`run.sh`:
```
#!/bin/bash
# the make line also repeats each setting of config.mk as NAME=value (left out here)
make -C /OpenROAD-flow-scripts/flow DESIGN_CONFIG=/design/flow/config.mk WORK_HOME=/design/flow/orfs CLKGATE_MAP_FILE= finish
```
`config.mk`:
```
export PLATFORM = sky130hd
export DESIGN_NAME = bf16_unit
export DESIGN_NICKNAME = bf16_unit
export VERILOG_FILES = /design/flow/design.v
export SDC_FILE = /design/flow/constraint.sdc
export NUM_CORES = 4
export LEC_CHECK = 0
export CAP_MARGIN = 20
export CORE_MARGIN = 2
export CORE_UTILIZATION = 15
export CTS_CLUSTER_SIZE = 59
export MIN_ROUTING_LAYER = met2
export PLACE_DENSITY = 0.36
export SLEW_MARGIN = 25
```
`constraint.sdc`:
```
create_clock -name core_clock -period 9.0 [get_ports {clk}]
set_input_delay 1.8000 -clock core_clock [delete_from_list [all_inputs] [get_ports {clk}]]
set_output_delay 1.8000 -clock core_clock [all_outputs]
set_load 0.01 [all_outputs]
```
`design.v`:
```
module decoder(
	input  [15:0] in1,
	input  [15:0] in2,
	input  [15:0] in3,
	input  [4:0] funct5,
	output reg [15:0] out1,
	output reg [15:0] out2,
	output reg [15:0] out3
);
	always @(*) begin
		case(funct5)
			5'b00000,5'b00001 : begin
				out1 <= in1;
				out2 <= 16'b0011111110000000;
				out3 <= in2;
			end
			5'b00010 : begin
				out1 <= in1;
				out2 <= in2;
				out3 <= 0;
			end
			5'b00100,5'b00101 : begin
				out1 <= in1;
				out2 <= in2;
				out3 <= in3;
			end
			default : begin
				out1 <= 0;
				out2 <= 0;
				out3 <= 0;
			end
		endcase
	end
endmodule
module mux_funct5(
	input [15:0] mult_add_sub,
	input [15:0] macc,
	input [4:0] funct5,
	output reg [15:0] result
);
  	always @(*) begin
		case(funct5)
			5'b00000,5'b00001,5'b00010,5'b00101,5'b00100 : result <= mult_add_sub;
			5'b00111 : result <= macc;
			default : result <= {16{1'b0}};
		endcase
  	end
endmodule
module bf16_fmadd_fmsub(
    input wire clk,
    input wire reset,
    input wire [15:0] in1,
    input wire [15:0] in2,
    input wire [15:0] in3,
    input wire [4:0] funct5,
    output reg [15:0] result
);
    reg [15:0] p1_reg_in3;
    reg [4:0] p1_reg_funct5;
    reg [31:0] p1_reg_exp_rm;
    reg [7:0] p1_reg_alu_in1;
    reg [7:0] p1_reg_alu_in2;
    reg p1_reg_s_rm;
    reg exc_flag;
    reg [15:0] exc_res;
    reg [31:0] exp_1;   
    reg [31:0] exp_2;   
    reg [7:0] alu_in1;   
    reg [7:0] alu_in2;   
    reg s_rm;   
    reg [15:0] p1_reg_exc_res;
    reg p1_reg_exc_flag; 
    reg [15:0] p2_reg_alu_rm;
    reg [31:0] p2_reg_exp_rm;
    reg p2_reg_s_rm;
    reg [15:0] p2_reg_exc_res;
    reg [15:0] p2_reg_in3;
    reg [4:0] p2_reg_funct5;
    reg p2_reg_exc_flag;
    reg signed [17:0] p3_reg_alu_m;
    reg signed [17:0] p3_reg_alu_m_shifted;
    reg signed [17:0] p3_reg_alu_in3;
    reg signed [17:0] p3_reg_alu_in3_shifted;
    reg signed [31:0] p3_reg_exp_3;
    reg signed [31:0] p3_reg_exp_m;
    reg p3_reg_s_m;
    reg p3_reg_s_in3;
    reg [15:0] p3_reg_exc_res;
    reg p3_reg_exc_flag;
    reg [4:0] p3_reg_funct5;
    reg signed [31:0] exp_s1;
    reg signed [31:0] exp_s2;
    reg signed [9:0] exp_rm_signed;
    reg signed [31:0] exp_m;   
    reg signed [31:0] exp_3;   
    reg signed [31:0] exp_r;   
    reg signed [17:0] alu_m;   
    reg signed [17:0] alu_in3;   
    reg signed [17:0] alu_m_shifted;   
    reg signed [17:0] alu_in3_shifted;   
    reg s_m;   
    reg s_in3;   
    reg [15:0] p4_reg_exc_res;
    reg p4_reg_exc_flag;
    reg [4:0] p4_reg_funct5;
    reg signed [31:0] p4_reg_exp_r;  
    reg signed [17:0] v_alu_m;
    reg signed [17:0] v_alu_in3;
    reg signed [17:0] p4_reg_alu_m;
    reg signed [17:0] p4_reg_alu_in3;
    reg signed [31:0] p5_reg_exp_r;
    reg [15:0] p5_reg_exc_res;
    reg p5_reg_exc_flag;
    reg signed [17:0] alu_r;
    reg s_r;  
    reg cancel_flag;  
    reg p5_reg_s_r;
    reg p5_reg_cancel_flag;
    reg [17:0] p5_reg_alu_r;
    reg p6_reg_exc_flag;
    reg p6_reg_s_r;
    reg p6_reg_cancel_flag;
    reg [15:0] p6_reg_exc_res;
    reg [17:0] p5_alu_r;
    reg [31:0] p5_exp_r;
    reg [17:0] p6_reg_alu_r;
    reg [31:0] p6_reg_exp_r;
    reg [17:0] p6_alu_r;
    reg [31:0] p6_exp_r;
    always @ (posedge clk) begin
        if (reset == 0) begin
            p1_reg_exp_rm <= 0;
            p1_reg_in3 <= 0;
            p1_reg_funct5 <= 0;
            p1_reg_alu_in1 <= 0;
            p1_reg_alu_in2 <= 0;
            p1_reg_s_rm <= 0;
            p1_reg_exc_flag <= 1;
            p1_reg_exc_res <= 0;
            p2_reg_alu_rm <= 0;
            p2_reg_exp_rm <= 0;
            p2_reg_s_rm <= 0;
            p2_reg_exc_res <= 0;
            p2_reg_in3 <= 0;
            p2_reg_funct5 <= 0;
            p2_reg_exc_flag <= 1;
            p3_reg_alu_m <= 0;
            p3_reg_alu_m_shifted <= 0;
            p3_reg_alu_in3 <= 0;
            p3_reg_alu_in3_shifted <= 0;
            p3_reg_exp_3 <= 0;
            p3_reg_exp_m <= 0;
            p3_reg_s_m <= 0;
            p3_reg_s_in3 <= 0;
            p3_reg_exc_res <= 0;
            p3_reg_exc_flag <= 1;
            p3_reg_funct5 <= 0;
            p4_reg_funct5 <= 0;
            p4_reg_exp_r <= 0;
            p4_reg_exc_res <= 0;
            p4_reg_exc_flag <= 1;
            p4_reg_alu_m <= 0;
            p4_reg_alu_in3 <= 0;
            p5_reg_exp_r <= 0;
            p5_reg_exc_res <= 0;
            p5_reg_exc_flag <= 1'b1;
            p5_reg_alu_r <= 0;
            p5_reg_s_r <= 0;
            p5_reg_cancel_flag <= 0;
            p6_reg_exc_flag <= 1;
            p6_reg_s_r <= 0;
            p6_reg_cancel_flag <= 0;
            p6_reg_exc_res <= 0;
            p6_reg_alu_r <= 0;
            p6_reg_exp_r <= 0;
        end else begin
            p1_reg_exp_rm <= (exp_1 + exp_2) - 127;  
            p1_reg_in3 <= in3;
            p1_reg_funct5 <= funct5;
            p1_reg_alu_in1 <= alu_in1;
            p1_reg_alu_in2 <= alu_in2;
            p1_reg_s_rm <= s_rm;
            p1_reg_exc_flag <= 1;
            p1_reg_exc_res <= 0;
            p1_reg_exc_flag <= exc_flag;
            p1_reg_exc_res <= exc_res;
            p2_reg_alu_rm <= p1_reg_alu_in1 * p1_reg_alu_in2;  
            p2_reg_exp_rm <= p1_reg_exp_rm;
            p2_reg_s_rm <= p1_reg_s_rm;
            p2_reg_exc_res <= p1_reg_exc_res;
            p2_reg_in3 <= p1_reg_in3;
            p2_reg_funct5 <= p1_reg_funct5;
            p2_reg_exc_flag <= p1_reg_exc_flag;
            p3_reg_alu_m <= alu_m;
            p3_reg_alu_m_shifted <= alu_m_shifted;
            p3_reg_alu_in3 <= alu_in3;
            p3_reg_alu_in3_shifted <= alu_in3_shifted;
            p3_reg_exp_3 <= exp_3;
            p3_reg_exp_m <= exp_m;
            p3_reg_s_m <= s_m;
            p3_reg_s_in3 <= s_in3;
            p3_reg_exc_res <= p2_reg_exc_res;
            p3_reg_exc_flag <= p2_reg_exc_flag;
            p3_reg_funct5 <= p2_reg_funct5;
            p4_reg_funct5 <= p3_reg_funct5;
            p4_reg_exp_r <= exp_r;
            p4_reg_exc_res <= p3_reg_exc_res;
            p4_reg_exc_flag <= p3_reg_exc_flag;
            p4_reg_alu_m <= v_alu_m;
            p4_reg_alu_in3 <= v_alu_in3;
            p5_reg_exp_r <= p4_reg_exp_r;
            p5_reg_exc_res <= p4_reg_exc_res;
            p5_reg_exc_flag <= p4_reg_exc_flag;
            p5_reg_alu_r <= alu_r;
            p5_reg_s_r <= s_r;
            p5_reg_cancel_flag <= cancel_flag;
            p6_reg_exc_flag <= p5_reg_exc_flag;
            p6_reg_s_r <= p5_reg_s_r;
            p6_reg_cancel_flag <= p5_reg_cancel_flag;
            p6_reg_exc_res <= p5_reg_exc_res;
            p6_reg_alu_r <= p5_alu_r;
            p6_reg_exp_r <= p5_exp_r;
        end
    end
    always @(*) begin
        if ((in1[14:7] == 0) || (in2[14:7] == 0)) begin
            exp_1 <= 0;
            exp_2 <= 127;
            alu_in1 <= 0;
            alu_in2 <= 0;
            s_rm <= 0;
        end else begin
            exp_1 <= in1[14:7];
            exp_2 <= in2[14:7];
            alu_in1 <= {1'b1,in1[6:0]};
            alu_in2 <= {1'b1,in2[6:0]};
            s_rm <= in1[15] ^ in2[15];
        end
    end
    always @(*) begin
        exc_flag = 1;
        exc_res = 16'b0000000000000000;
        if ((exp_1 == 255) || (exp_2 == 255) || (in3[14:7] == 8'b11111111)) begin
            if ((in1[6:0] != 0) && (exp_1 == 255)) begin
                exc_res = in1;
            end else if ((in2[6:0] != 0) && (exp_2 == 255)) begin
                exc_res = in2;
            end else if ((in3[6:0] != 0) && (in3[14:7] == 8'b11111111)) begin
                exc_res = in3;
            end else begin
                if (exp_1 == 255) begin
                    exc_res = in1;
                end else if (exp_2 == 255) begin
                    exc_res = in2;
                end else begin
                    exc_res = in3;
                end
            end
        end else begin
            exc_flag = 0;
        end
    end
    always @(*) begin
        exp_3 <= p2_reg_in3[14:7];
        exp_m <= p2_reg_exp_rm;
        exp_rm_signed = p2_reg_exp_rm;
        exp_s1 = ({2'b00,p2_reg_in3[14:7]}) - exp_rm_signed;
        exp_s2 = exp_rm_signed - ({2'b00,p2_reg_in3[14:7]});
        if (p2_reg_in3[14:7] == 0) begin
            alu_in3 <= 0;
            alu_in3_shifted <= 0;
            s_in3 <= 0;
        end else begin
            alu_in3 <= {4'b0001,p2_reg_in3[6:0],7'b0000000};
            alu_in3_shifted <= ({4'b0001,p2_reg_in3[6:0],7'b0000000}) >>> exp_s2;
            s_in3 <= p2_reg_in3[15];
        end
        if (p2_reg_alu_rm == 0) begin
            alu_m <= 0;
            alu_m_shifted <= 0;
            s_m <= 0;
        end else begin
            alu_m <= {2'b00,p2_reg_alu_rm};
            alu_m_shifted <= ({2'b00,p2_reg_alu_rm}) >>> exp_s1;
            s_m <= p2_reg_s_rm;
        end
    end
    always @(*) begin
        v_alu_m = p3_reg_alu_m;
        v_alu_in3 = p3_reg_alu_in3;
        if (p3_reg_exp_m >= p3_reg_exp_3) begin
            v_alu_in3 = p3_reg_alu_in3_shifted;
            exp_r <= p3_reg_exp_m;
        end else begin
            v_alu_m = p3_reg_alu_m_shifted;
            exp_r <= p3_reg_exp_3;
        end
        if (p3_reg_s_m == 1) begin
            v_alu_m =  -(v_alu_m);
        end else begin
            v_alu_m = v_alu_m;
        end
        if (p3_reg_s_in3 == 1) begin
            v_alu_in3 =  -(v_alu_in3);
        end else begin
            v_alu_in3 = v_alu_in3;
        end
    end
    always @(*) begin
        case (p4_reg_funct5)
            5'b00100, 5'b00000, 5'b00010 : begin
                alu_r = p4_reg_alu_m + p4_reg_alu_in3;
            end
            5'b00101,5'b00001 : begin
                alu_r = p4_reg_alu_m - p4_reg_alu_in3;
            end
            default : begin
              alu_r = 0;
            end
        endcase
        if (alu_r == 0) begin
           cancel_flag = 1;
        end else begin
           cancel_flag = 0;
        end
        s_r = 0;
        if (alu_r < 0) begin
            s_r = 1;
            alu_r = -(alu_r);
        end
    end
    always @(*) begin
        p5_alu_r = p5_reg_alu_r;
        p5_exp_r = p5_reg_exp_r;
        if (p5_alu_r[16] == 1) begin
            p5_exp_r = p5_exp_r + 2;
            p5_alu_r = p5_alu_r >> 2;
        end else if (p5_alu_r[15] == 1) begin
            p5_exp_r = p5_exp_r + 1;
            p5_alu_r = p5_alu_r >> 1;
        end else if (p5_alu_r[14] == 1) begin
           p5_alu_r = p5_alu_r << 0;
        end else if (p5_alu_r[13] == 1) begin
            p5_exp_r = p5_exp_r - 1;
            p5_alu_r = p5_alu_r << 1;
        end else if (p5_alu_r[12] == 1) begin
            p5_exp_r = p5_exp_r - 2;
            p5_alu_r = p5_alu_r << 2;
        end else if (p5_alu_r[11] == 1) begin
            p5_exp_r = p5_exp_r - 3;
            p5_alu_r = p5_alu_r << 3;
        end else if (p5_alu_r[10] == 1) begin
            p5_exp_r = p5_exp_r - 4;
            p5_alu_r = p5_alu_r << 4;
        end else if (p5_alu_r[9] == 1) begin
            p5_exp_r = p5_exp_r - 5;
            p5_alu_r = p5_alu_r << 5;
        end else if (p5_alu_r[8] == 1) begin
            p5_exp_r = p5_exp_r - 6;
            p5_alu_r = p5_alu_r << 6;
        end else if (p5_alu_r[7] == 1) begin
            p5_exp_r = p5_exp_r - 7;
            p5_alu_r = p5_alu_r << 7;
        end else if (p5_alu_r[6] == 1) begin
            p5_exp_r = p5_exp_r - 7;
            p5_alu_r = p5_alu_r << 8;
        end else if (p5_alu_r[5] == 1) begin
            p5_exp_r = p5_exp_r - 7;
            p5_alu_r = p5_alu_r << 9;
        end else if (p5_alu_r[4] == 1) begin
            p5_exp_r = p5_exp_r - 7;
            p5_alu_r = p5_alu_r << 10;
        end else if (p5_alu_r[3] == 1) begin
            p5_exp_r = p5_exp_r - 7;
            p5_alu_r = p5_alu_r << 11;
        end else if (p5_alu_r[2] == 1) begin
            p5_exp_r = p5_exp_r - 7;
            p5_alu_r = p5_alu_r << 12;
        end else if (p5_alu_r[1] == 1) begin
            p5_exp_r = p5_exp_r - 7;
            p5_alu_r = p5_alu_r << 13;
        end else if (p5_alu_r[0] == 1) begin
            p5_exp_r = p5_exp_r - 7;
            p5_alu_r = p5_alu_r << 14;
        end
    end
    always @(*) begin
        p6_alu_r = p6_reg_alu_r;
        p6_exp_r = p6_reg_exp_r;
        if (p6_alu_r[6] == 1) begin
            p6_alu_r[13:7] = (p6_alu_r[13:7]) + 1;
            if (p6_alu_r[13:7] == 0) begin
                p6_exp_r = p6_exp_r + 1;
            end
        end
        if (p6_reg_exc_flag == 1) begin
           result <= p6_reg_exc_res;
        end else if (p6_reg_cancel_flag == 1) begin
           result <= 0;
        end else if ((p6_exp_r >= 255) && (p6_reg_s_r == 0)) begin
           result <= 16'b0111111110000000;  
        end else if ((p6_exp_r >= 255) && (p6_reg_s_r == 1)) begin
           result <= 16'b1111111110000000;  
        end else if (p6_exp_r <= 0) begin
            result <= 16'b0000000000000000;  
        end else begin
            result[15] <= p6_reg_s_r;
            result[14:7] <= p6_exp_r;
            result[6:0] <= p6_alu_r[13:7];
        end
    end
endmodule
module bf16_mult_leaf
# (parameter G = 6) (
    input clk,
    input reset,
    input [15:0] in1,  
    input [15:0] in2,  
    output wire [G + 15:0] out_alu_m,  
    output reg [31:0] out_exp_m,  
    output reg out_s_m,  
    output reg out_exc_flag,  
    output reg out_err_code  
);
    reg [31:0] p1_reg_exp_m;
    reg [7:0] p1_reg_alu_in1;
    reg [7:0] p1_reg_alu_in2;
    reg p1_reg_s_m;
    reg p1_reg_exc_flag;
    reg p1_reg_err_code;
    reg [31:0] exp_1;
    reg [31:0] exp_2;
    reg [7:0] alu_in1;
    reg [7:0] alu_in2;
    reg s_m;   
    reg exc_flag;
    reg err_code;
    wire [G-1:0] guard;
    reg [15:0] s_alu_m;
    assign guard = 0;
    always @(*) begin
        if ((in1[14:7] == 0) || (in2[14:7] == 0)) begin
            exp_1 <= 0;
            exp_2 <= 0;
            alu_in1 <= 0;
            alu_in2 <= 0;
            s_m <= 0;
        end else begin
            exp_1 <= in1[14:7];
            exp_2 <= in2[14:7];
            alu_in1 <= {1'b1,in1[6:0]};
            alu_in2 <= {1'b1,in2[6:0]};
            s_m <= in1[15] ^ in2[15];
        end
    end
  always @(*) begin 
      exc_flag = 1;
      err_code = 0;
      if ((exp_1 == 255) || (exp_2 == 255)) begin
          if (in1[6:0] != 0 && exp_1 == 255 || in2[6:0] != 0 && exp_2 == 255) begin
              err_code = 1;
          end else begin
              err_code = 0;
          end
      end else begin
          exc_flag = 0;
      end
  end
  always @(posedge clk) begin
      if (reset == 0) begin
          p1_reg_exp_m <= 0;
          p1_reg_alu_in1 <= 0;
          p1_reg_alu_in2 <= 0;
          p1_reg_s_m <= 0;
          p1_reg_exc_flag <= 1;
          p1_reg_err_code <= 0;
          s_alu_m <= 0;
          out_exp_m <= 0;
          out_s_m <= 0;
          out_err_code <= 0;
          out_exc_flag <= 1;
      end else begin
          p1_reg_exp_m <= exp_1 + exp_2;  
          p1_reg_alu_in1 <= alu_in1;
          p1_reg_alu_in2 <= alu_in2;
          p1_reg_s_m <= s_m;
          p1_reg_exc_flag <= exc_flag;
          p1_reg_err_code <= err_code;
          s_alu_m <= p1_reg_alu_in1 * p1_reg_alu_in2;
          out_exp_m <= p1_reg_exp_m;
          out_s_m <= p1_reg_s_m;
          out_err_code <= p1_reg_err_code;
          out_exc_flag <= p1_reg_exc_flag;
      end
  end
  assign out_alu_m = {guard, s_alu_m};
endmodule
module bf16_add_branch
# (parameter G = 6) (
    input clk,
    input reset,
    input [G + 15:0] in1,
    input [31:0] exp_1,
    input s_in1,
    input exc_flag_1,
    input err_code_1,
    input [G + 15:0] in2,
    input [31:0] exp_2,
    input s_in2,
    input exc_flag_2,
    input err_code_2,
    output reg [G + 15:0] out_alu_r,
    output reg [31:0] out_exp_r,
    output reg out_s_r,
    output reg out_exc_flag,
    output reg out_err_code
);
    reg signed [G + 15:0] p1_reg_alu_in2;
    reg signed [G + 15:0] p1_reg_alu_in2_shifted;
    reg signed [G + 15:0] p1_reg_alu_in1;
    reg signed [G + 15:0] p1_reg_alu_in1_shifted;
    reg signed [31:0] p1_reg_exp_1;
    reg signed [31:0] p1_reg_exp_2;
    reg p1_reg_s_in2;
    reg p1_reg_s_in1;
    reg p1_reg_exc_flag;
    reg p1_reg_err_code;  
    reg signed [31:0] p2_reg_exp_r;
    reg p2_reg_exc_flag;
    reg p2_reg_err_code;
    reg signed [G + 15:0] p2_reg_alu_in1;
    reg signed [G + 15:0] p2_reg_alu_in2;
    reg signed [G + 15:0] v_alu_in1;
    reg signed [G + 15:0] v_alu_in2;
    reg signed [G + 15:0] alu_r;
    reg s_r;
    reg signed [31:0] exp_r;
    reg signed [G + 15:0] alu_in1;
    reg signed [G + 15:0] alu_in1_shifted;
    reg signed [G + 15:0] alu_in2;
    reg signed [G + 15:0] alu_in2_shifted;
    reg exc_flag;
    reg err_code;
    wire [G - 1:0] guard;  
    assign guard = 0;
    always @(*) begin
        if (exc_flag_1 == 1 || exc_flag_2 == 1) begin
            exc_flag <= 1;
            err_code <= err_code_1 | err_code_2;
        end else begin
            exc_flag <= 0;
            err_code <= 0;
        end
    end
    always @(*) begin: S1
        reg signed [31:0] exp_s1;
        reg signed [31:0] exp_s2;
        if ((exp_1 - exp_2) < 0) begin
           exp_s1 =  -(exp_1 - exp_2);
        end else begin
           exp_s1 = exp_1 - exp_2;
        end
        if ((exp_2 - exp_1) < 0) begin
            exp_s2 =  -(exp_2 - exp_1);
        end else begin
            exp_s2 = exp_2 - exp_1;
        end
        alu_in1 <= in1;
        alu_in1_shifted <= (in1) >>> exp_s2;
        alu_in2 <= in2;
        alu_in2_shifted <= (in2) >>> exp_s1;
    end
    always @(*) begin: S2
        v_alu_in1 = p1_reg_alu_in1;
        v_alu_in2 = p1_reg_alu_in2;
        if (p1_reg_exp_2 >= p1_reg_exp_1) begin
            v_alu_in1 = p1_reg_alu_in1_shifted;
            exp_r <= p1_reg_exp_2;
        end else begin
            v_alu_in2 = p1_reg_alu_in2_shifted;
            exp_r <= p1_reg_exp_1;
        end
        if (p1_reg_s_in1 == 1) begin
            v_alu_in1 =  -(v_alu_in1);
        end else begin
            v_alu_in1 = v_alu_in1;
        end
        if (p1_reg_s_in2 == 1) begin
            v_alu_in2 =  -(v_alu_in2);
        end else begin
            v_alu_in2 = v_alu_in2;
        end
    end
    always @(*) begin: S3
        reg signed [31:0] v_exp;
        v_exp = p2_reg_exp_r;
        alu_r = p2_reg_alu_in2 + p2_reg_alu_in1;
        s_r = 0;
        if (alu_r < 0) begin
            s_r = 1;
            alu_r =  -(alu_r);
        end
    end
    always @(posedge clk) begin
        if (reset == 0) begin
            p1_reg_alu_in2 <= 0;
            p1_reg_alu_in2_shifted <= 0;
            p1_reg_alu_in1 <= 0;
            p1_reg_alu_in1_shifted <= 0;
            p1_reg_exp_1 <= 0;
            p1_reg_exp_2 <= 0;
            p1_reg_s_in2 <= 0;
            p1_reg_s_in1 <= 0;
            p1_reg_exc_flag <= 1;
            p1_reg_err_code <= 0;
            p2_reg_exp_r <= 0;
            p2_reg_exc_flag <= 1;
            p2_reg_err_code <= 0;
            p2_reg_alu_in1 <= 0;
            p2_reg_alu_in2 <= 0;
            out_exp_r <= 0;
            out_exc_flag <= 1;
            out_err_code <= 0;
            out_alu_r <= 0;
            out_s_r <= 0;
        end else begin
            p1_reg_alu_in2 <= alu_in2;
            p1_reg_alu_in2_shifted <= alu_in2_shifted;
            p1_reg_alu_in1 <= alu_in1;
            p1_reg_alu_in1_shifted <= alu_in1_shifted;
            p1_reg_exp_1 <= exp_1;
            p1_reg_exp_2 <= exp_2;
            p1_reg_s_in2 <= s_in2;
            p1_reg_s_in1 <= s_in1;
            p1_reg_exc_flag <= exc_flag;
            p1_reg_err_code <= err_code;
            p2_reg_exp_r <= exp_r;
            p2_reg_exc_flag <= p1_reg_exc_flag;
            p2_reg_err_code <= p1_reg_err_code;
            p2_reg_alu_in1 <= v_alu_in1;
            p2_reg_alu_in2 <= v_alu_in2;
            out_exp_r <= p2_reg_exp_r;
            out_exc_flag <= p2_reg_exc_flag;
            out_err_code <= p2_reg_err_code;
            out_alu_r <= alu_r;
            out_s_r <= s_r;
        end
    end
endmodule
module bf16_add_root
# (parameter G = 6)(
    input clk,
    input reset,
    input [G + 15:0] in1,
    input [31:0] exp_1,
    input s_in1,
    input exc_flag_1,
    input err_code_1,
    input [G + 15:0] in2,
    input [31:0] exp_2,
    input s_in2,
    input exc_flag_2,
    input err_code_2,
    output reg [15:0] result
);
    reg signed [G + 15:0] p1_reg_alu_in2;
    reg signed [G + 15:0] p1_reg_alu_in2_shifted;
    reg signed [G + 15:0] p1_reg_alu_in1;
    reg signed [G + 15:0] p1_reg_alu_in1_shifted;
    reg signed [31:0] p1_reg_exp_1;
    reg signed [31:0] p1_reg_exp_2;
    reg p1_reg_s_in2;
    reg p1_reg_s_in1;
    reg p1_reg_exc_flag;
    reg p1_reg_err_code;  
    reg signed [31:0] p2_reg_exp_r;
    reg p2_reg_exc_flag;
    reg p2_reg_err_code;
    reg signed [G + 15:0] p2_reg_alu_in1;
    reg signed [G + 15:0] p2_reg_alu_in2; 
    reg signed [G + 15:0] v_alu_in1;
    reg signed [G + 15:0] v_alu_in2; 
    reg signed [31:0] p3_reg_exp_r;
    reg p3_reg_exc_flag;
    reg p3_reg_err_code;
    reg signed [G + 15:0] p3_reg_alu_r;
    reg p3_reg_s_r;
    reg p3_reg_cancel_flag;  
    reg p4_reg_exc_flag;
    reg p4_reg_err_code;
    reg signed [31:0] p4_reg_exp_r;
    reg signed [G + 15:0] p4_reg_alu_r;
    reg p4_reg_s_r;
    reg p4_reg_cancel_flag;
    reg signed [G + 15:0] alu_in1;
    reg signed [G + 15:0] alu_in1_shifted;
    reg signed [G + 15:0] alu_in2;
    reg signed [G + 15:0] alu_in2_shifted;
    reg exc_flag;
    reg err_code;
    wire [G - 1:0] guard;  
    reg signed [31:0] exp_r;
    reg signed [G + 15:0] alu_r;
    reg s_r;
    reg cancel_flag;
    reg signed [G + 15:0] v_alu_r;
    reg signed [31:0] v_exp_r;
    assign guard = 0;
    always @(*) begin
        if (exc_flag_1 == 1 || exc_flag_2 == 1) begin
            exc_flag <= 1;
            err_code <= err_code_1 | err_code_2;
        end else begin
            exc_flag <= 0;
            err_code <= 0;
        end
    end
  always @(*) begin: S1
      reg signed [31:0] exp_s1;
      reg signed [31:0] exp_s2;
      if((exp_1 - exp_2) < 0) begin
          exp_s1 =  -(exp_1 - exp_2);
      end else begin
          exp_s1 = exp_1 - exp_2;
      end
      if ((exp_2 - exp_1) < 0) begin
          exp_s2 =  -(exp_2 - exp_1);
      end else begin
          exp_s2 = exp_2 - exp_1;
      end
      alu_in1 <= in1;
      alu_in1_shifted <= (in1) >>> exp_s2;
      alu_in2 <= in2;
      alu_in2_shifted <= (in2) >>> exp_s1;
  end
    always @(*) begin : S2
        v_alu_in1 = p1_reg_alu_in1;
        v_alu_in2 = p1_reg_alu_in2;
        if ((p1_reg_exp_2 >= p1_reg_exp_1)) begin
            v_alu_in1 = p1_reg_alu_in1_shifted;
            exp_r <= p1_reg_exp_2;
        end else begin
            v_alu_in2 = p1_reg_alu_in2_shifted;
            exp_r <= p1_reg_exp_1;
        end
        if (p1_reg_s_in1 == 1) begin
            v_alu_in1 =  -(v_alu_in1);
        end else begin
            v_alu_in1 = v_alu_in1;
        end
        if (p1_reg_s_in2 == 1) begin
            v_alu_in2 =  -(v_alu_in2);
        end else begin
            v_alu_in2 = v_alu_in2;
        end
    end
    always @(*) begin: S3
        reg signed [31:0] v_exp;
        v_exp = p2_reg_exp_r;
        alu_r = p2_reg_alu_in2 + p2_reg_alu_in1;
        if (alu_r == {guard,16'b0000000000000000}) begin
            cancel_flag = 1;
        end else begin
            cancel_flag = 0;
        end
        s_r = 0;
        if (alu_r < 0) begin
            s_r = 1;
            alu_r =  -(alu_r);
        end
    end
    always @(*) begin
        v_alu_r = p3_reg_alu_r;
        v_exp_r = p3_reg_exp_r;
        if (v_alu_r[20] == 1) begin
            v_exp_r = v_exp_r + 6;
            v_alu_r = (v_alu_r) >> 6;
        end else if (v_alu_r[19] == 1) begin
            v_exp_r = v_exp_r + 5;
            v_alu_r = (v_alu_r) >> 5;
        end else if (v_alu_r[18] == 1) begin
            v_exp_r = v_exp_r + 4;
            v_alu_r = (v_alu_r) >> 4;
        end else if (v_alu_r[17] == 1) begin
            v_exp_r = v_exp_r + 3;
            v_alu_r = (v_alu_r) >> 3;
        end else if (v_alu_r[16] == 1) begin
            v_exp_r = v_exp_r + 2;
            v_alu_r = (v_alu_r) >> 2;
        end else if (v_alu_r[15] == 1) begin
            v_exp_r = v_exp_r + 1;
            v_alu_r = (v_alu_r) >> 1;
        end else if (v_alu_r[14] == 1) begin
            v_alu_r = (v_alu_r) << 0;
        end else if (v_alu_r[13] == 1) begin
            v_exp_r = v_exp_r - 1;
            v_alu_r = (v_alu_r) << 1;
        end else if (v_alu_r[12] == 1) begin
            v_exp_r = v_exp_r - 2;
            v_alu_r = (v_alu_r) << 2;
        end else if (v_alu_r[11] == 1) begin
            v_exp_r = v_exp_r - 3;
            v_alu_r = (v_alu_r) << 3;
        end else if (v_alu_r[10] == 1) begin
            v_exp_r = v_exp_r - 4;
            v_alu_r = (v_alu_r) << 4;
        end else if (v_alu_r[9] == 1) begin
            v_exp_r = v_exp_r - 5;
            v_alu_r = (v_alu_r) << 5;
        end else if (v_alu_r[8] == 1) begin
            v_exp_r = v_exp_r - 6;
            v_alu_r = (v_alu_r) << 6;
        end else if (v_alu_r[7] == 1) begin
            v_exp_r = v_exp_r - 7;
            v_alu_r = (v_alu_r) << 7;
        end else if (v_alu_r[6] == 1) begin
            v_exp_r = v_exp_r - 7;
            v_alu_r = (v_alu_r) << 8;
        end else if (v_alu_r[5] == 1) begin
            v_exp_r = v_exp_r - 7;
            v_alu_r = (v_alu_r) << 9;
        end else if (v_alu_r[4] == 1) begin
            v_exp_r = v_exp_r - 7;
            v_alu_r = (v_alu_r) << 10;
        end else if (v_alu_r[3] == 1) begin
            v_exp_r = v_exp_r - 7;
            v_alu_r = (v_alu_r) << 11;
        end else if (v_alu_r[2] == 1) begin
            v_exp_r = v_exp_r - 7;
            v_alu_r = (v_alu_r) << 12;
        end else if (v_alu_r[1] == 1) begin
            v_exp_r = v_exp_r - 7;
            v_alu_r = (v_alu_r) << 13;
        end else if (v_alu_r[0] == 1) begin
            v_exp_r = v_exp_r - 7;
            v_alu_r = (v_alu_r) << 14;
        end
    end
    always @(*) begin: S5
        reg signed [G + 15:0] v_alu_r;
        reg signed [31:0] v_exp_r;
        v_alu_r = p4_reg_alu_r;
        v_exp_r = p4_reg_exp_r;
        if (v_alu_r[6] == 1) begin
            v_alu_r[13:7] = v_alu_r[13:7] + 1;
            if(v_alu_r[13:7] == 0) begin
                v_exp_r = v_exp_r + 1;
            end
        end
        if (p4_reg_exc_flag == 1) begin
            if (p4_reg_err_code == 1) begin
                result <= {p4_reg_s_r,15'b111111110000001};  
            end else begin
                result <= {p4_reg_s_r,15'b111111110000000};  
            end
        end else if (p4_reg_cancel_flag == 1) begin
            result <= 0;
        end else if ((v_exp_r > 381) && p4_reg_s_r == 0) begin
            result <= 16'b0111111110000000;  
        end else if ((v_exp_r > 381) && p4_reg_s_r == 1) begin
            result <= 16'b1111111110000000;  
        end else if (v_exp_r < 128) begin
            result <= 16'b0000000000000000;  
        end else begin
            result[15] <= p4_reg_s_r;
            result[14:7] <= (v_exp_r) - 127;
            result[6:0] <= v_alu_r[13:7];
        end
    end
    always @(posedge clk) begin
        if (reset == 0) begin
            p1_reg_alu_in2 <= 0;
            p1_reg_alu_in2_shifted <= 0;
            p1_reg_alu_in1 <= 0;
            p1_reg_alu_in1_shifted <= 0;
            p1_reg_exp_1 <= 0;
            p1_reg_exp_2 <= 0;
            p1_reg_s_in2 <= 0;
            p1_reg_s_in1 <= 0;
            p1_reg_exc_flag <= 1;
            p1_reg_err_code <= 0;
            p2_reg_exp_r <= 0;
            p2_reg_exc_flag <= 1;
            p2_reg_err_code <= 0;
            p2_reg_alu_in1 <= 0;
            p2_reg_alu_in2 <= 0;
            p3_reg_exp_r <= 0;
            p3_reg_exc_flag <= 1;
            p3_reg_err_code <= 0;
            p3_reg_alu_r <= 0;
            p3_reg_s_r <= 0;
            p3_reg_cancel_flag <= 0;
            p4_reg_exc_flag <= 1;
            p4_reg_err_code <= 0;
            p4_reg_s_r <= 0;
            p4_reg_cancel_flag <= 0;
            p4_reg_alu_r <= 0;
            p4_reg_exp_r <= 0;
        end else begin
            p1_reg_alu_in2 <= alu_in2;
            p1_reg_alu_in2_shifted <= alu_in2_shifted;
            p1_reg_alu_in1 <= alu_in1;
            p1_reg_alu_in1_shifted <= alu_in1_shifted;
            p1_reg_exp_1 <= exp_1;
            p1_reg_exp_2 <= exp_2;
            p1_reg_s_in2 <= s_in2;
            p1_reg_s_in1 <= s_in1;
            p1_reg_exc_flag <= exc_flag;
            p1_reg_err_code <= err_code;
            p2_reg_exp_r <= exp_r;
            p2_reg_exc_flag <= p1_reg_exc_flag;
            p2_reg_err_code <= p1_reg_err_code;
            p2_reg_alu_in1 <= v_alu_in1;
            p2_reg_alu_in2 <= v_alu_in2;
            p3_reg_exp_r <= p2_reg_exp_r;
            p3_reg_exc_flag <= p2_reg_exc_flag;
            p3_reg_err_code <= p2_reg_err_code;
            p3_reg_alu_r <= alu_r;
            p3_reg_s_r <= s_r;
            p3_reg_cancel_flag <= cancel_flag;
            p4_reg_exc_flag <= p3_reg_exc_flag;
            p4_reg_err_code <= p3_reg_err_code;
            p4_reg_s_r <= p3_reg_s_r;
            p4_reg_cancel_flag <= p3_reg_cancel_flag;
            p4_reg_alu_r <= v_alu_r;
            p4_reg_exp_r <= v_exp_r;
        end
    end
endmodule
module bf16_SIMD_MACC
# (parameter G = 6) (
    input clk,
    input reset,
    input [15:0] in1,
    input [15:0] in2,
    input  [15:0] in3,
    input  [15:0] in4,
    input  [15:0] in5,
    input  [15:0] in6,
    input  [15:0] in7,
    input  [15:0] in8,
    input  [15:0] in9,
    input  [15:0] in10,
    input  [15:0] in11,
    input  [15:0] in12,
    input  [15:0] in13,
    input  [15:0] in14,
    input  [15:0] in15,
    input  [15:0] in16,
    input  [15:0] in17,
    input  [15:0] in18,
    output wire [15:0] result
);
    wire [G + 15:0] m1_alu_m;
    wire [31:0] m1_exp_m;
    wire m1_s_m;
    wire m1_exc_flag;
    wire m1_err_code;
    wire [G + 15:0] m2_alu_m;
    wire [31:0] m2_exp_m;
    wire m2_s_m;
    wire m2_exc_flag;
    wire m2_err_code;
    wire [G + 15:0] m3_alu_m;
    wire [31:0] m3_exp_m;
    wire m3_s_m;
    wire m3_exc_flag;
    wire m3_err_code;
    wire [G + 15:0] m4_alu_m;
    wire [31:0] m4_exp_m;
    wire m4_s_m;
    wire m4_exc_flag;
    wire m4_err_code;
    wire [G + 15:0] m5_alu_m;
    wire [31:0] m5_exp_m;
    wire m5_s_m;
    wire m5_exc_flag;
    wire m5_err_code;
    wire [G + 15:0] m6_alu_m;
    wire [31:0] m6_exp_m;
    wire m6_s_m;
    wire m6_exc_flag;
    wire m6_err_code;
    wire [G + 15:0] m7_alu_m;
    wire [31:0] m7_exp_m;
    wire m7_s_m;
    wire m7_exc_flag;
    wire m7_err_code;
    wire [G + 15:0] m8_alu_m;
    wire [31:0] m8_exp_m;
    wire m8_s_m;
    wire m8_exc_flag;
    wire m8_err_code;
    wire [G + 15:0] m9_alu_m;
    wire [31:0] m9_exp_m;
    wire m9_s_m;
    wire m9_exc_flag;
    wire m9_err_code;
    wire [G + 15:0] a1_alu_r;
    wire [31:0] a1_exp_r;
    wire a1_s_r;
    wire a1_exc_flag;
    wire a1_err_code;
    wire [G + 15:0] a2_alu_r;
    wire [31:0] a2_exp_r;
    wire a2_s_r;
    wire a2_exc_flag;
    wire a2_err_code;
    wire [G + 15:0] a3_alu_r;
    wire [31:0] a3_exp_r;
    wire a3_s_r;
    wire a3_exc_flag;
    wire a3_err_code;
    wire [G + 15:0] a4_alu_r;
    wire [31:0] a4_exp_r;
    wire a4_s_r;
    wire a4_exc_flag;
    wire a4_err_code;
    wire [G + 15:0] a5_alu_r;
    wire [31:0] a5_exp_r;
    wire a5_s_r;
    wire a5_exc_flag;
    wire a5_err_code;
    wire [G + 15:0] a6_alu_r;
    wire [31:0] a6_exp_r;
    wire a6_s_r;
    wire a6_exc_flag;
    wire a6_err_code;
    wire [G + 15:0] a7_alu_r;
    wire [31:0] a7_exp_r;
    wire a7_s_r;
    wire a7_exc_flag;
    wire a7_err_code;
    reg [15:0] p1_in17;
    reg [15:0] p1_in18;
    reg [15:0] p2_in17;
    reg [15:0] p2_in18;
    reg [15:0] p3_in17;
    reg [15:0] p3_in18;
    reg [15:0] p4_in17;
    reg [15:0] p4_in18;
    reg [15:0] p5_in17;
    reg [15:0] p5_in18;
    reg [15:0] p6_in17;
    reg [15:0] p6_in18;
    reg [15:0] p7_in17;
    reg [15:0] p7_in18;
    reg [15:0] p8_in17;
    reg [15:0] p8_in18;
    reg [15:0] p9_in17;
    reg [15:0] p9_in18;
    wire [15:0] in17_m;
    wire [15:0] in18_m;
    always @ (posedge clk) begin
        if (reset == 0) begin
            p1_in17 <= 0;
            p1_in18 <= 0;
            p2_in17 <= 0;
            p2_in18 <= 0;
            p3_in17 <= 0;
            p3_in18 <= 0;
            p4_in17 <= 0;
            p4_in18 <= 0;
            p5_in17 <= 0;
            p5_in18 <= 0;
            p6_in17 <= 0;
            p6_in18 <= 0;
            p7_in17 <= 0;
            p7_in18 <= 0;
            p8_in17 <= 0;
            p8_in18 <= 0;
            p9_in17 <= 0;
            p9_in18 <= 0;
        end else begin
            p1_in17 <= in17;
            p1_in18 <= in18;
            p2_in17 <= p1_in17;
            p2_in18 <= p1_in18;
            p3_in17 <= p2_in17;
            p3_in18 <= p2_in18;
            p4_in17 <= p3_in17;
            p4_in18 <= p3_in18;
            p5_in17 <= p4_in17;
            p5_in18 <= p4_in18;
            p6_in17 <= p5_in17;
            p6_in18 <= p5_in18;
            p7_in17 <= p6_in17;
            p7_in18 <= p6_in18;
            p8_in17 <= p7_in17;
            p8_in18 <= p7_in18;
            p9_in17 <= p8_in17;
            p9_in18 <= p8_in18;
        end
    end
    assign in17_m = p9_in17;
    assign in18_m = p9_in18;
    bf16_mult_leaf MULT1(
        .clk(clk),
        .reset(reset),
        .in1(in1),
        .in2(in2),
        .out_alu_m(m1_alu_m),
        .out_exp_m(m1_exp_m),
        .out_s_m(m1_s_m),
        .out_exc_flag(m1_exc_flag),
        .out_err_code(m1_err_code));
    bf16_mult_leaf MULT2(
        .clk(clk),
        .reset(reset),
        .in1(in3),
        .in2(in4),
        .out_alu_m(m2_alu_m),
        .out_exp_m(m2_exp_m),
        .out_s_m(m2_s_m),
        .out_exc_flag(m2_exc_flag),
        .out_err_code(m2_err_code));
    bf16_mult_leaf MULT3(
        .clk(clk),
        .reset(reset),
        .in1(in5),
        .in2(in6),
        .out_alu_m(m3_alu_m),
        .out_exp_m(m3_exp_m),
        .out_s_m(m3_s_m),
        .out_exc_flag(m3_exc_flag),
        .out_err_code(m3_err_code));
    bf16_mult_leaf MULT4(
        .clk(clk),
        .reset(reset),
        .in1(in7),
        .in2(in8),
        .out_alu_m(m4_alu_m),
        .out_exp_m(m4_exp_m),
        .out_s_m(m4_s_m),
        .out_exc_flag(m4_exc_flag),
        .out_err_code(m4_err_code));
    bf16_mult_leaf MULT5(
        .clk(clk),
        .reset(reset),
        .in1(in9),
        .in2(in10),
        .out_alu_m(m5_alu_m),
        .out_exp_m(m5_exp_m),
        .out_s_m(m5_s_m),
        .out_exc_flag(m5_exc_flag),
        .out_err_code(m5_err_code));
    bf16_mult_leaf MULT6(
        .clk(clk),
        .reset(reset),
        .in1(in11),
        .in2(in12),
        .out_alu_m(m6_alu_m),
        .out_exp_m(m6_exp_m),
        .out_s_m(m6_s_m),
        .out_exc_flag(m6_exc_flag),
        .out_err_code(m6_err_code));
    bf16_mult_leaf MULT7(
        .clk(clk),
        .reset(reset),
        .in1(in13),
        .in2(in14),
        .out_alu_m(m7_alu_m),
        .out_exp_m(m7_exp_m),
        .out_s_m(m7_s_m),
        .out_exc_flag(m7_exc_flag),
        .out_err_code(m7_err_code));
    bf16_mult_leaf MULT8(
        .clk(clk),
        .reset(reset),
        .in1(in15),
        .in2(in16),
        .out_alu_m(m8_alu_m),
        .out_exp_m(m8_exp_m),
        .out_s_m(m8_s_m),
        .out_exc_flag(m8_exc_flag),
        .out_err_code(m8_err_code));
    bf16_mult_leaf MULT9(
        .clk(clk),
        .reset(reset),
        .in1(in17_m),
        .in2(in18_m),
        .out_alu_m(m9_alu_m),
        .out_exp_m(m9_exp_m),
        .out_s_m(m9_s_m),
        .out_exc_flag(m9_exc_flag),
        .out_err_code(m9_err_code));
    bf16_add_branch ADD1(
        .clk(clk),
        .reset(reset),
        .in1(m1_alu_m),
        .exp_1(m1_exp_m),
        .s_in1(m1_s_m),
        .exc_flag_1(m1_exc_flag),
        .err_code_1(m1_err_code),
        .in2(m2_alu_m),
        .exp_2(m2_exp_m),
        .s_in2(m2_s_m),
        .exc_flag_2(m2_exc_flag),
        .err_code_2(m2_err_code),
        .out_alu_r(a1_alu_r),
        .out_exp_r(a1_exp_r),
        .out_s_r(a1_s_r),
        .out_exc_flag(a1_exc_flag),
        .out_err_code(a1_err_code));
    bf16_add_branch ADD2(
        .clk(clk),
        .reset(reset),
        .in1(m3_alu_m),
        .exp_1(m3_exp_m),
        .s_in1(m3_s_m),
        .exc_flag_1(m3_exc_flag),
        .err_code_1(m3_err_code),
        .in2(m4_alu_m),
        .exp_2(m4_exp_m),
        .s_in2(m4_s_m),
        .exc_flag_2(m4_exc_flag),
        .err_code_2(m4_err_code),
        .out_alu_r(a2_alu_r),
        .out_exp_r(a2_exp_r),
        .out_s_r(a2_s_r),
        .out_exc_flag(a2_exc_flag),
        .out_err_code(a2_err_code));
    bf16_add_branch ADD3(
        .clk(clk),
        .reset(reset),
        .in1(m5_alu_m),
        .exp_1(m5_exp_m),
        .s_in1(m5_s_m),
        .exc_flag_1(m5_exc_flag),
        .err_code_1(m5_err_code),
        .in2(m6_alu_m),
        .exp_2(m6_exp_m),
        .s_in2(m6_s_m),
        .exc_flag_2(m6_exc_flag),
        .err_code_2(m6_err_code),
        .out_alu_r(a3_alu_r),
        .out_exp_r(a3_exp_r),
        .out_s_r(a3_s_r),
        .out_exc_flag(a3_exc_flag),
        .out_err_code(a3_err_code));
    bf16_add_branch ADD4(
        .clk(clk),
        .reset(reset),
        .in1(m7_alu_m),
        .exp_1(m7_exp_m),
        .s_in1(m7_s_m),
        .exc_flag_1(m7_exc_flag),
        .err_code_1(m7_err_code),
        .in2(m8_alu_m),
        .exp_2(m8_exp_m),
        .s_in2(m8_s_m),
        .exc_flag_2(m8_exc_flag),
        .err_code_2(m8_err_code),
        .out_alu_r(a4_alu_r),
        .out_exp_r(a4_exp_r),
        .out_s_r(a4_s_r),
        .out_exc_flag(a4_exc_flag),
        .out_err_code(a4_err_code));
    bf16_add_branch ADD5(
        .clk(clk),
        .reset(reset),
        .in1(a1_alu_r),
        .exp_1(a1_exp_r),
        .s_in1(a1_s_r),
        .exc_flag_1(a1_exc_flag),
        .err_code_1(a1_err_code),
        .in2(a2_alu_r),
        .exp_2(a2_exp_r),
        .s_in2(a2_s_r),
        .exc_flag_2(a2_exc_flag),
        .err_code_2(a2_err_code),
        .out_alu_r(a5_alu_r),
        .out_exp_r(a5_exp_r),
        .out_s_r(a5_s_r),
        .out_exc_flag(a5_exc_flag),
        .out_err_code(a5_err_code));
    bf16_add_branch ADD6(
        .clk(clk),
        .reset(reset),
        .in1(a3_alu_r),
        .exp_1(a3_exp_r),
        .s_in1(a3_s_r),
        .exc_flag_1(a3_exc_flag),
        .err_code_1(a3_err_code),
        .in2(a4_alu_r),
        .exp_2(a4_exp_r),
        .s_in2(a4_s_r),
        .exc_flag_2(a4_exc_flag),
        .err_code_2(a4_err_code),
        .out_alu_r(a6_alu_r),
        .out_exp_r(a6_exp_r),
        .out_s_r(a6_s_r),
        .out_exc_flag(a6_exc_flag),
        .out_err_code(a6_err_code));
    bf16_add_branch ADD7(
        .clk(clk),
        .reset(reset),
        .in1(a5_alu_r),
        .exp_1(a5_exp_r),
        .s_in1(a5_s_r),
        .exc_flag_1(a5_exc_flag),
        .err_code_1(a5_err_code),
        .in2(a6_alu_r),
        .exp_2(a6_exp_r),
        .s_in2(a6_s_r),
        .exc_flag_2(a6_exc_flag),
        .err_code_2(a6_err_code),
        .out_alu_r(a7_alu_r),
        .out_exp_r(a7_exp_r),
        .out_s_r(a7_s_r),
        .out_exc_flag(a7_exc_flag),
        .out_err_code(a7_err_code));
    bf16_add_root ROOT(
        .clk(clk),
        .reset(reset),
        .in1(a7_alu_r),
        .exp_1(a7_exp_r),
        .s_in1(a7_s_r),
        .exc_flag_1(a7_exc_flag),
        .err_code_1(a7_err_code),
        .in2(m9_alu_m),
        .exp_2(m9_exp_m),
        .s_in2(m9_s_m),
        .exc_flag_2(m9_exc_flag),
        .err_code_2(m9_err_code),
        .result(result));
endmodule
module bf16_unit
# (parameter G = 6) (
    input  clk,
    input  reset,
    input  [15:0] in1,
    input  [15:0] in2,
    input  [15:0] in3,
    input  [15:0] in4,
    input  [15:0] in5,
    input  [15:0] in6,
    input  [15:0] in7,
    input  [15:0] in8,
    input  [15:0] in9,
    input  [15:0] in10,
    input  [15:0] in11,
    input  [15:0] in12,
    input  [15:0] in13,
    input  [15:0] in14,
    input  [15:0] in15,
    input  [15:0] in16,
    input  [15:0] in17,
    input  [15:0] in18,
    input  [4:0] funct5,
    output wire [15:0] result
);
    reg [4:0] p1_funct5;
    reg [4:0] p2_funct5;
    reg [4:0] p3_funct5;
    reg [4:0] p4_funct5;
    reg [4:0] p5_funct5;
    reg [4:0] p6_funct5;
    reg [4:0] p7_funct5;
    reg [4:0] p8_funct5;
    reg [4:0] p9_funct5;
    reg [4:0] p10_funct5;
    reg [4:0] p11_funct5;
    reg [4:0] p12_funct5;
    reg [4:0] p13_funct5;
    reg [4:0] p14_funct5;
    reg [4:0] p15_funct5;
    reg [15:0] p1_in1;
    reg [15:0] p1_in2;
    reg [15:0] p1_in3;
    reg [15:0] p2_in1;
    reg [15:0] p2_in2;
    reg [15:0] p2_in3;
    reg [15:0] p3_in1;
    reg [15:0] p3_in2;
    reg [15:0] p3_in3;
    reg [15:0] p4_in1;
    reg [15:0] p4_in2;
    reg [15:0] p4_in3;
    reg [15:0] p5_in1;
    reg [15:0] p5_in2;
    reg [15:0] p5_in3;
    reg [15:0] p6_in1;
    reg [15:0] p6_in2;
    reg [15:0] p6_in3;
    reg [15:0] p7_in1;
    reg [15:0] p7_in2;
    reg [15:0] p7_in3; 
    reg [15:0] p8_in1;
    reg [15:0] p8_in2;
    reg [15:0] p8_in3; 
    reg [15:0] p9_in1;
    reg [15:0] p9_in2;
    reg [15:0] p9_in3; 
    wire [15:0] mux_mult_add_sub;
    wire [15:0] mux_macc;
    wire [15:0] s_in1;
    wire [15:0] s_in2;
    wire [15:0] s_in3;
    bf16_SIMD_MACC bf16_SIMD(
      .clk(clk),
      .reset(reset),
      .in1(in1),
      .in2(in2),
      .in3(in3),
      .in4(in4),
      .in5(in5),
      .in6(in6),
      .in7(in7),
      .in8(in8),
      .in9(in9),
      .in10(in10),
      .in11(in11),
      .in12(in12),
      .in13(in13),
      .in14(in14),
      .in15(in15),
      .in16(in16),
      .in17(in17),
      .in18(in18),
      .result(mux_macc));
    decoder dec(
      .in1(p9_in1),
      .in2(p9_in2),
      .in3(p9_in3),
      .funct5(p9_funct5),
      .out1(s_in1),
      .out2(s_in2),
      .out3(s_in3));
    bf16_fmadd_fmsub fmadd_fmsub(
      .clk(clk),
      .reset(reset),
      .in1(s_in1),
      .in2(s_in2),
      .in3(s_in3),
      .funct5(p9_funct5),
      .result(mux_mult_add_sub));
    mux_funct5 mux(
      .mult_add_sub(mux_mult_add_sub),
      .macc(mux_macc),
      .funct5(p15_funct5),
      .result(result));
    always @(posedge clk) begin
        if (reset == 0) begin
            p1_funct5 <= 0;
            p2_funct5 <= 0;
            p3_funct5 <= 0;
            p4_funct5 <= 0;
            p5_funct5 <= 0;
            p6_funct5 <= 0;
            p7_funct5 <= 0;
            p8_funct5 <= 0;
            p9_funct5 <= 0;
            p10_funct5 <= 0;
            p11_funct5 <= 0;
            p12_funct5 <= 0;
            p13_funct5 <= 0;
            p14_funct5 <= 0;
            p15_funct5 <= 0;
            p1_in1 <= 0;
            p1_in2 <= 0;
            p1_in3 <= 0;
            p2_in1 <= 0;
            p2_in2 <= 0;
            p2_in3 <= 0;
            p3_in1 <= 0;
            p3_in2 <= 0;
            p3_in3 <= 0;
            p4_in1 <= 0;
            p4_in2 <= 0;
            p4_in3 <= 0;
            p5_in1 <= 0;
            p5_in2 <= 0;
            p5_in3 <= 0;
            p6_in1 <= 0;
            p6_in2 <= 0;
            p6_in3 <= 0;
            p7_in1 <= 0;
            p7_in2 <= 0;
            p7_in3 <= 0;
            p8_in1 <= 0;
            p8_in2 <= 0;
            p8_in3 <= 0;
            p9_in1 <= 0;
            p9_in2 <= 0;
            p9_in3 <= 0;
        end else begin
            p1_funct5 <= funct5;
            p2_funct5 <= p1_funct5;
            p3_funct5 <= p2_funct5;
            p4_funct5 <= p3_funct5;
            p5_funct5 <= p4_funct5;
            p6_funct5 <= p5_funct5;
            p7_funct5 <= p6_funct5;
            p8_funct5 <= p7_funct5;
            p9_funct5 <= p8_funct5;
            p10_funct5 <= p9_funct5;
            p11_funct5 <= p10_funct5;
            p12_funct5 <= p11_funct5;
            p13_funct5 <= p12_funct5;
            p14_funct5 <= p13_funct5;
            p15_funct5 <= p14_funct5;
            p1_in1 <= in1;
            p1_in2 <= in2;
            p1_in3 <= in3;
            p2_in1 <= p1_in1;
            p2_in2 <= p1_in2;
            p2_in3 <= p1_in3;
            p3_in1 <= p2_in1;
            p3_in2 <= p2_in2;
            p3_in3 <= p2_in3;
            p4_in1 <= p3_in1;
            p4_in2 <= p3_in2;
            p4_in3 <= p3_in3;
            p5_in1 <= p4_in1;
            p5_in2 <= p4_in2;
            p5_in3 <= p4_in3;
            p6_in1 <= p5_in1;
            p6_in2 <= p5_in2;
            p6_in3 <= p5_in3;
            p7_in1 <= p6_in1;
            p7_in2 <= p6_in2;
            p7_in3 <= p6_in3;
            p8_in1 <= p7_in1;
            p8_in2 <= p7_in2;
            p8_in3 <= p7_in3;
            p9_in1 <= p8_in1;
            p9_in2 <= p8_in2;
            p9_in3 <= p8_in3;
        end
    end
endmodule
```
==> results.txt, run 1 <==
fresh numbers from the pnr run: antenna-violating nets left=0, Largest cells by area=dfxtp_1 (39%), and2_1 (8.0%), ha_1 (7.1%), First-pass DRT Iterations=11, top-count cell post-synth=dfxtp_1, Core ar.=1103000 um2, Slew HR=27.45%, worst hold path depth=1, r2r worst-path depth=18, Post-Syn Nets=20420, Comb power frac=13.3%, Min-Delay Endpoint=bf16_SIMD.ADD4.p1_reg_alu_in2[5], Gate Count Post-Synth=18780, Worst Path Arrival=6.02 ns, total power draw=37.56 mW, CP Max Fanout=12, # setup viols final=0, CP Launch Type=register, Clock Tree Buf Depth=5, Synth Cell Area=165800 um2, top_reg_cell synth=dfxtp_1, H-tree depth=5, Max Cap Viol=0, worst vdd ir=0.1620 mV, Cell Rows=386, r2r setup slk=3.81 ns, Root Driver=clkbuf_16, RSZ-0062 raised after global routing=false, Slew @ Worst Pin=1.081 ns, Post-Route WL=550300 um, clk sinks=3218, Clock net power=17.5 mW, P_int=26.87 mW, sequential share of power=40.1%, Final Cycle Share=86.84%, register share after synthesis=38.86%, yosys cell count=18780, CTS tree=built, die width=1055 um, post-cts gate resize count=0, GP Congestion=0.8759, Routed WL per cell=16.21 um, MUX area fraction=5.318%, endpoints failing hold=0, fin cells=33940, final max-slew violation count=0, DRT iter0 DRCs=19980, CP cell instances=ha_1 -> nand2_1 -> o31ai_1 -> nand4_1 -> nor3_1 -> nand4_1 -> xor2_1 -> nand3_1 -> a2111oi_4 -> and4_1 -> a221o_1 -> clkdlybuf4s50_1, Adders+Majority by Area=12.05%, yosys simple share=23.11%, Final Skew=0.2212 ns, Synth cell types=96, HP Start=bf16_SIMD.MULT8.s_alu_m[5], FMAX=0.1279 GHz, Log Warnings=155, Worst R2R Start=bf16_SIMD.ADD5.p1_reg_exp_1[6], Async SR Flop Fraction=0%, Area leader share=38.86%, vias per cell=5.296, placed cells=33100, fin nets=20410, Post-Place Setup Slack=2.365 ns, first-pass GRT wire length=826800 um, clk latency late pin=1.17 ns, Ys Warns=8, total die area=1114000 um2, worst hold path type=reg2reg, CP endpoint kind=primary output, Finished Cell Area=200100 um2, outcome=finished clean, setup TNS=0 ns, pin count of the biggest net entering global routing=201, grt ovf=0, HPWL after DPL=406500 um, Tot GR Track Use=14.46%, post-route worst setup slack=1.184 ns, antenna violations before repair=7, number of flops mapped to enable cells by yosys=0, crit path buf inv count=1, Buffers on Ports=310, yosys stat area=165800 um2, origin of the worst setup path=fmadd_fmsub.p6_reg_alu_r[8], CP required=7.20 ns, post-synth top area cell=dfxtp_1, Cell Pwr Density=187.7 nW/um2, switching share of power=28.47%, Area after DPL=185400 um2, CP endpoint=result[3], Clk pwr share=46.6%, largest family of logic cells by area=simple AND/OR/NAND/NOR gates, Pwr top=the clock network, Via Count=179800, CP top delay family=simple AND/OR/NAND/NOR gates, leakage power=79.82 nW, combinational group power=5.00 mW, Num CTS Buffers=411, aoi share=11.97%, Flops after synth=3218, Post-synth top cells=dfxtp_1 (3218), and2_1 (2117), nor2_1 (1838), CTS Hold Bufs=0, Die H=1055 um, reg-to-reg endpoint=bf16_SIMD.ADD5.p2_reg_alu_in2[20], Worst path depth=12, Residual DRC=0, Setup Crit Path Kind=reg2out, setup bufs post-CTS=0, area delta synth->final=20.68%, max incr delay on CP=0.80 ns, CP dominant cell by count=nand4_1, P_seq=15.1 mW, syn avg cell area=8.828 um2, XORs/XNORs by Area=4.274%, Psw=10.69 mW, CTS clk-pin slew, worst paths=0.06 ns, Top Ports=311, post-layout minimum cycle time=7.816 ns, vias in the first global route=205000, slowest cell on the critical path=nor3_1, fp util=15.03%
[metal layers]
metal / vias to the layer above / global-route usage [%] / share of wire (%)
li1: 63370 / - / -
met1: 64290 / - / 0
met2: 48960 / 16.82 / 51
met3: 3057 / 20.36 / 43
met4: 74 / 2.324 / 4.9
met5: - / 2.827 / 0.55
[per-stage QoR]
stage	hold WS, ns	util [%]
CTS	0.3380	18.11
detailed placement	0.3948	16.81
finish	0.3333	18.14
floorplan	0.3863	-
global placement	0.3898	16.80
global route	0.3695	18.12
[cell type report]
cell class | instances | area (um2)
Fill cell | 123300 | 903000
Multi-Input combinational cell | 13620 | 94370
Sequential cell | 3218 | 64420
Tap cell | 14740 | 18450
Clock buffer | 538 | 11570
Timing Repair Buffer | 463 | 4337
Inverter | 1050 | 3949
Clock inverter | 208 | 2731
Antenna cell | 101 | 252.7
==> run 2: changes to the inputs <==
CORE_UTILIZATION = 72   (was 15)
CTS_CLUSTER_SIZE = 14   (was 59)
MIN_ROUTING_LAYER = not set   (was met2)
PLACE_DENSITY = 0.6   (was 0.36)
SLEW_MARGIN = 20   (was 25)
clock period = 5.11 ns   (was 9.0 ns; I/O delays follow)
==> results.txt, run 2 <==
fresh numbers from the pnr run: antenna-violating nets left=0 (unchanged), die width=483.9 um (was 1055 um), post-synth top area cell=dfxtp_1 (unchanged), switching share of power=26.35% (was 28.47%), P_seq=26.5 mW (was 15.1 mW), FMAX=0.1850 GHz, Pwr top=sequential cells (was the clock network), Setup Crit Path Kind=reg2out (unchanged), Num CTS Buffers=330 (was 411), total power draw=59.17 mW (was 37.56 mW), combinational group power=8.46 mW (was 5.00 mW), register share after synthesis=38.86% (unchanged), P_int=43.58 mW (was 26.87 mW), CP endpoint=result[11] (was result[3]), r2r setup slk=0.33 ns (was 3.81 ns), hold slack final=0.3867 ns (was 0.3333 ns), top_reg_cell synth=dfxtp_1 (unchanged), area delta synth->final=10.16% (was 20.68%), yosys stat area=165800 um2 (unchanged), Flops after synth=3218 (unchanged), origin of the worst setup path=fmadd_fmsub.p6_reg_alu_r[8] (unchanged), Cell Pwr Density=324.0 nW/um2 (was 187.7 nW/um2), Cell Rows=176 (was 386), vias per cell=5.943 (was 5.296), Slew @ Worst Pin=1.112 ns (was 1.081 ns), HPWL after DPL=313400 um (was 406500 um), utilization after layout=79.59% (was 18.14%), CP required=4.09 ns (was 7.20 ns), antenna violations before repair=25 (was 7), top-count cell post-synth=dfxtp_1 (unchanged), leakage power=78.78 nW (was 79.82 nW), clk sinks=3218 (unchanged), Clock net power=24.2 mW (was 17.5 mW), Final Skew=0.06840 ns (was 0.2212 ns), Post-Place Setup Slack=0.07123 ns (was 2.365 ns), final max-slew violation count=0 (unchanged), Area after DPL=171300 um2 (was 185400 um2), CP cell instances=ha_4 -> nand2_2 -> or4_1 -> nand4_1 -> buf_4 -> nor3_4 -> buf_4 -> a31oi_2 -> a31o_2 -> nand4_1 -> a2111oi_4 -> buf_2 -> buf_6 -> a31oi_1 -> or3_1 -> buf_2 (was ha_1 -> nand2_1 -> o31ai_1 -> nand4_1 -> nor3_1 -> nand4_1 -> xor2_1 -> nand3_1 -> a2111oi_4 -> and4_1 -> a221o_1 -> clkdlybuf4s50_1), yosys simple share=23.11% (unchanged), # setup viols final=16 (was 0), syn avg cell area=8.828 um2 (unchanged), Async SR Flop Fraction=0% (unchanged), Max Cap Viol=0 (unchanged), CTS tree=built (unchanged), setup TNS=-3.429 ns (was 0 ns), Tot GR Track Use=35.26% (was 14.46%), Comb power frac=14.3% (was 13.3%), Slew HR=25.58% (was 27.45%), Final Cycle Share=105.8% (was 86.84%), Root Driver=clkbuf_16 (unchanged), reg-to-reg endpoint=bf16_SIMD.MULT8.s_alu_m[15] (was bf16_SIMD.ADD5.p2_reg_alu_in2[20]), Worst path depth=16 (was 12), fin cells=22030 (was 33940), worst vdd ir=0.3236 mV (was 0.1620 mV), CP top delay family=simple AND/OR/NAND/NOR gates (unchanged), Adders+Majority by Area=12.05% (unchanged), Synth Cell Area=165800 um2 (unchanged), Ys Warns=8 (unchanged), Post-synth top cells=dfxtp_1 (3218), and2_1 (2117), nor2_1 (1838) (unchanged), Buffers on Ports=310 (unchanged), Residual DRC=0 (unchanged), placed cells=21440 (was 33100), vias in the first global route=126900 (was 205000), yosys cell count=18780 (unchanged), pin count of the biggest net entering global routing=326 (was 201), Clk pwr share=40.9% (was 46.6%), CP Max Fanout=5 (was 12), Worst R2R Start=bf16_SIMD.MULT8.p1_reg_alu_in1[1] (was bf16_SIMD.ADD5.p1_reg_exp_1[6]), total die area=234100 um2 (was 1114000 um2), Largest cells by area=dfxtp_1 (39%), and2_1 (8.0%), ha_1 (7.1%) (unchanged), Die H=483.9 um (was 1055 um), Gate Count Post-Synth=18780 (unchanged), post-layout minimum cycle time=5.405 ns, Min-Delay Endpoint=bf16_SIMD.ADD6.p2_reg_exc_flag (was bf16_SIMD.ADD4.p1_reg_alu_in2[5]), Psw=15.59 mW (was 10.69 mW), clk latency late pin=0.99 ns (was 1.17 ns), RSZ-0062 raised after global routing=true (was false), Routed WL per cell=19.25 um (was 16.21 um), endpoints failing hold=0 (unchanged), XORs/XNORs by Area=4.274% (unchanged), HP Start=bf16_SIMD.ADD6.p1_reg_exc_flag (was bf16_SIMD.MULT8.s_alu_m[5]), grt ovf=0 (unchanged), worst hold path depth=1 (unchanged), violated checks=setup timing, Fill cells=15270 (was 123300), number of flops mapped to enable cells by yosys=0 (unchanged), Clock Tree Buf Depth=4 (was 5), largest family of logic cells by area=simple AND/OR/NAND/NOR gates (unchanged), r2r worst-path depth=17 (was 18), fin nets=20420 (was 20410), slowest cell on the critical path=a2111oi_4 (was nor3_1), Top Ports=311 (unchanged), Finished Cell Area=182600 um2 (was 200100 um2), Log Warnings=155 (unchanged), post-route worst setup slack=-0.2955 ns (was 1.184 ns), CTS clk-pin slew, worst paths=0.06 ns (about the same), outcome=complete, but fails checks (was finished clean), Core ar.=229500 um2 (was 1103000 um2), First-pass DRT Iterations=9 (was 11), sequential share of power=44.8% (was 40.1%), Post-Syn Nets=20420 (unchanged), first-pass GRT wire length=674300 um (was 826800 um), crit path buf inv count=5 (was 1), CP Launch Type=register (unchanged), Area leader share=38.86% (unchanged), worst hold path type=reg2reg (unchanged), DRT iter0 DRCs=11250 (was 19980), max incr delay on CP=0.50 ns (was 0.80 ns), H-tree depth=5 (unchanged), Via Count=130900 (was 179800), GP Congestion=0.9864 (was 0.8759), aoi share=11.97% (unchanged), Post-Route WL=424000 um (was 550300 um), fp util=72.25% (was 15.03%), CP endpoint kind=primary output (unchanged), Worst Path Arrival=4.38 ns (was 6.02 ns), Synth cell types=96 (unchanged), MUX area fraction=5.318% (unchanged)
## run 2: layout make-up
| class | count | area, um2 | area share, % |
|---|---|---|---|
| Multi-Input combinational cell | 13620 | 94460 | 51.72 |
| Sequential cell | 3218 | 64440 | 35.28 |
| Clock buffer | 446 | 9413 | 5.154 |
| Timing Repair Buffer | 553 | 5074 | 2.778 |
| Inverter | 1050 | 3949 | 2.162 |
| Tap cell | 3026 | 3786 | 2.073 |
| Clock inverter | 111 | 1493 | 0.8173 |
| Antenna cell | 7 | 17.52 | 0.009591 |
## run 2: timing repair
item / 4_1_cts / 5_1_grt
gates cloned: 1 / 0
endpoints found under the setup margin: 16 / 22
gates resized: 110 / 28
pin swaps: 29 / 11
buffers inserted: 16 / 6
hold buffers: 0 / 0
## run 2: layer usage
layer / up-vias / global-route usage (%) / part of all wire (%)
li1: 63680 / - / -
met5: - / 0 / 0.019
met3: 1058 / 5.541 / 7.0
met1: 61260 / 45.16 / 42
met2: 4915 / 57.48 / 46
met4: 12 / 18.71 / 5.8
Power and IR drop assume default switching activity.
